==> inputs of v27 <==
Design sdram_logger, start of the top module:
module sdram_logger (
    input         clk,           
    input         rst_n,         
    input  [23:0] timestamp,     
    input  [79:0] geig_data,     
    input  [79:0] mag_data,      
    input         next_byte,     
    input  [15:0] sdram_dq_in,   
    output [15:0] sdram_dq_out,  
    output        sdram_dq_oe,   
    output [12:0] sdram_a,
    output [1:0]  sdram_ba,
    output        sdram_clk_en,
    output        sdram_cke,
    output        sdram_cs,
    output        sdram_ras,
    output        sdram_cas,
    output        sdram_we,
    output        sdram_dqml,
    output        sdram_dqmu,
    output [7:0]  byte_out       
);
==> flow/config.mk <==
export PLATFORM = sky130hd
export DESIGN_NAME = sdram_logger
export DESIGN_NICKNAME = sdram_logger
export VERILOG_FILES = /design/flow/design.v
export SDC_FILE = /design/flow/constraint.sdc
export NUM_CORES = 4
export LEC_CHECK = 0
export CAP_MARGIN = 15
export CORE_MARGIN = 2
export CORE_UTILIZATION = 70
export CTS_CLUSTER_DIAMETER = 29
export CTS_CLUSTER_SIZE = 33
export SETUP_SLACK_MARGIN = 2.16
export SLEW_MARGIN = 20
==> flow/constraint.sdc <==
create_clock -name core_clock -period 7.25 [get_ports {clk}]
set_input_delay 1.4500 -clock core_clock [delete_from_list [all_inputs] [get_ports {clk}]]
set_output_delay 1.4500 -clock core_clock [all_outputs]
set_load 0.01 [all_outputs]
run.sh (not shown) runs the stock make flow with config.mk's settings and CLKGATE_MAP_FILE=.
==> v9: changes against v27 <==
==> flow/config.mk (replaced) <==
export PLATFORM = sky130hd
export DESIGN_NAME = sdram_logger
export DESIGN_NICKNAME = sdram_logger
export VERILOG_FILES = /design/flow/design.v
export SDC_FILE = /design/flow/constraint.sdc
export NUM_CORES = 4
export LEC_CHECK = 0
export CAP_MARGIN = 20
export CORE_MARGIN = 2
export CORE_UTILIZATION = 66
export CTS_CLUSTER_DIAMETER = 388
export PLACE_DENSITY = 0.35
export SLEW_MARGIN = 20
==> flow/constraint.sdc (replaced) <==
create_clock -name core_clock -period 7.29 [get_ports {clk}]
set_input_delay 1.4580 -clock core_clock [delete_from_list [all_inputs] [get_ports {clk}]]
set_output_delay 1.4580 -clock core_clock [all_outputs]
set_load 0.01 [all_outputs]
==> notes <==
In synthesized area, v27 and v9 do not differ.
v9 completed and failed the layout checks on negative setup slack. v27 did not get past 5_1_grt with GRT-0232.
In synthesized cell count, v27 and v9 do not differ.
Die area: v27 is smaller than v9 (5.6%).
==> figures <==
| metric | v9 | v27 |
|---|---|---|
| Half-perimeter wire length after placement | 69000 um | 69650 um |
| Vertical die size | 229.2 um | 222.7 um |
| Clock buffer count from CTS | 71 | 130 |
| Placed cell areas | 37110 um2 | 37740 um2 |
| Init Core Util | 66.85% | 70.54% |
| Post-CTS Setup Inserts | 3 | 120 |
| Post-Synthesis Cells | 3105 | 3105 |
| Cells resized by post-CTS repair | 67 | 468 |
| Area of the core region | 50070 um2 | 47450 um2 |
| Parity-gate share of the synthesized area counting xor and xnor cells | 7.578% | 7.578% |
| Minimum setup slack after placement | -1.173 ns | -1.201 ns |
| Clock root cell | clkbuf_16 | clkbuf_16 |
| Adder-cell area share of the yosys netlist | 1.682% | 1.682% |
| Flip-flop and latch count after synthesis | 662 | 662 |
| H-tree Lvls | 3 | 4 |
| Chip area | 52530 um2 | 49580 um2 |
| Placed instance count | 3954 | 3878 |
| Run status | complete, but fails checks | did not finish |
| Last stage reached | - | 5_1_grt |
| Violated checks | negative setup slack | - |
| Average footprint of a synthesized cell | 10.78 um2 | 10.78 um2 |
| GPL Wtd Cong | 0.9342 | 0.9024 |
| Die boundary width | 229.2 um | 222.7 um |
| Rows | 82 | 80 |


==> run P <==
Starting RTL as in the previous note.
Design sdram_logger, start of the top module:
module sdram_logger (
    input         clk,           
    input         rst_n,         
    input  [23:0] timestamp,     
    input  [79:0] geig_data,     
    input  [79:0] mag_data,      
    input         next_byte,     
    input  [15:0] sdram_dq_in,   
    output [15:0] sdram_dq_out,  
    output        sdram_dq_oe,   
    output [12:0] sdram_a,
    output [1:0]  sdram_ba,
    output        sdram_clk_en,
    output        sdram_cke,
    output        sdram_cs,
    output        sdram_ras,
    output        sdram_cas,
    output        sdram_we,
    output        sdram_dqml,
    output        sdram_dqmu,
    output [7:0]  byte_out       
);
wire        sdram_status;
wire [15:0] data_read;
wire        next_read, next_write, read_cmd;
wire [15:0] mc_data_out;
wire [1:0]  mc_ba_out, mc_cmd_out;
wire [8:0]  mc_col_out;
wire [12:0] mc_row_out;
wire [1:0]  ba_read, ba_write;
wire [8:0]  col_read, col_write;
wire [12:0] row_read, row_write;
memory_controller memory_controller_0(
    .CLK_48MHZ    ( clk ),
    .RESET        ( rst_n ),
    .SDRAM_STATUS ( sdram_status ),
    .READ_CMD     ( read_cmd ),
    .GEIG_DATA    ( geig_data ),
    .MAG_DATA     ( mag_data ),
    .BA_READ      ( ba_read ),
    .COL_READ     ( col_read ),
    .ROW_READ     ( row_read ),
    .BA_WRITE     ( ba_write ),
    .COL_WRITE    ( col_write ),
    .ROW_WRITE    ( row_write ),
    .NEXT_READ    ( next_read ),
  ...
export LEC_CHECK = 0
export CAP_MARGIN = 15
export CORE_MARGIN = 2
export CORE_UTILIZATION = 72
export CTS_CLUSTER_DIAMETER = 27
export CTS_CLUSTER_SIZE = 35
export HOLD_SLACK_MARGIN = -0.09
export SETUP_SLACK_MARGIN = 0.38
export SLEW_MARGIN = 20
export TNS_END_PERCENT = 5
create_clock -name core_clock -period 7.29 [get_ports {clk}]
==> inputs of run D, as changes to run P <==
CORE_UTILIZATION = 70   (was 72)
CTS_CLUSTER_DIAMETER = default   (was 27)
CTS_CLUSTER_SIZE = 33   (was 35)
HOLD_SLACK_MARGIN = default   (was -0.09)
SETUP_SLACK_MARGIN = default   (was 0.38)
TNS_END_PERCENT = default   (was 5)
==> flow/constraint.sdc (replaced) <==
create_clock -name core_clock -period 7.25 [get_ports {clk}]
set_input_delay 1.4500 -clock core_clock [delete_from_list [all_inputs] [get_ports {clk}]]
set_output_delay 1.4500 -clock core_clock [all_outputs]
set_load 0.01 [all_outputs]
==> results <==
item                                                                           run D                       run P
Dpl hpwl                                                                     68.1 mm                     70.3 mm
Maximum clock skew at final layout                                         0.0679 ns                   0.0854 ns
Met3 usage in global routing                                                   10.4%                       22.1%
Met2 layer usage reported by global route                                      61.6%                       81.7%
Pre-placement core utilization                                                 70.5%                       72.4%
Outcome                                                   complete, but fails checks  complete, but fails checks
Violated checks                                                         setup timing                setup timing
Pin count of the biggest net entering global routing                             130                         168
Clock buf/inv share                                                            6.22%                       12.3%
Detailed route wirelength on metal2                                          46.2 mm                     57.3 mm
Multi-input logic area                                                     14500 um2                   14700 um2
DRT Wirelength                                                                100 mm                      130 mm
Number of buffers added by the clock tree synthesis step                          70                         147
Worst path depth                                                                  14                          12
R2R depth                                                                         33                          10
# resized after CTS                                                               74                          88
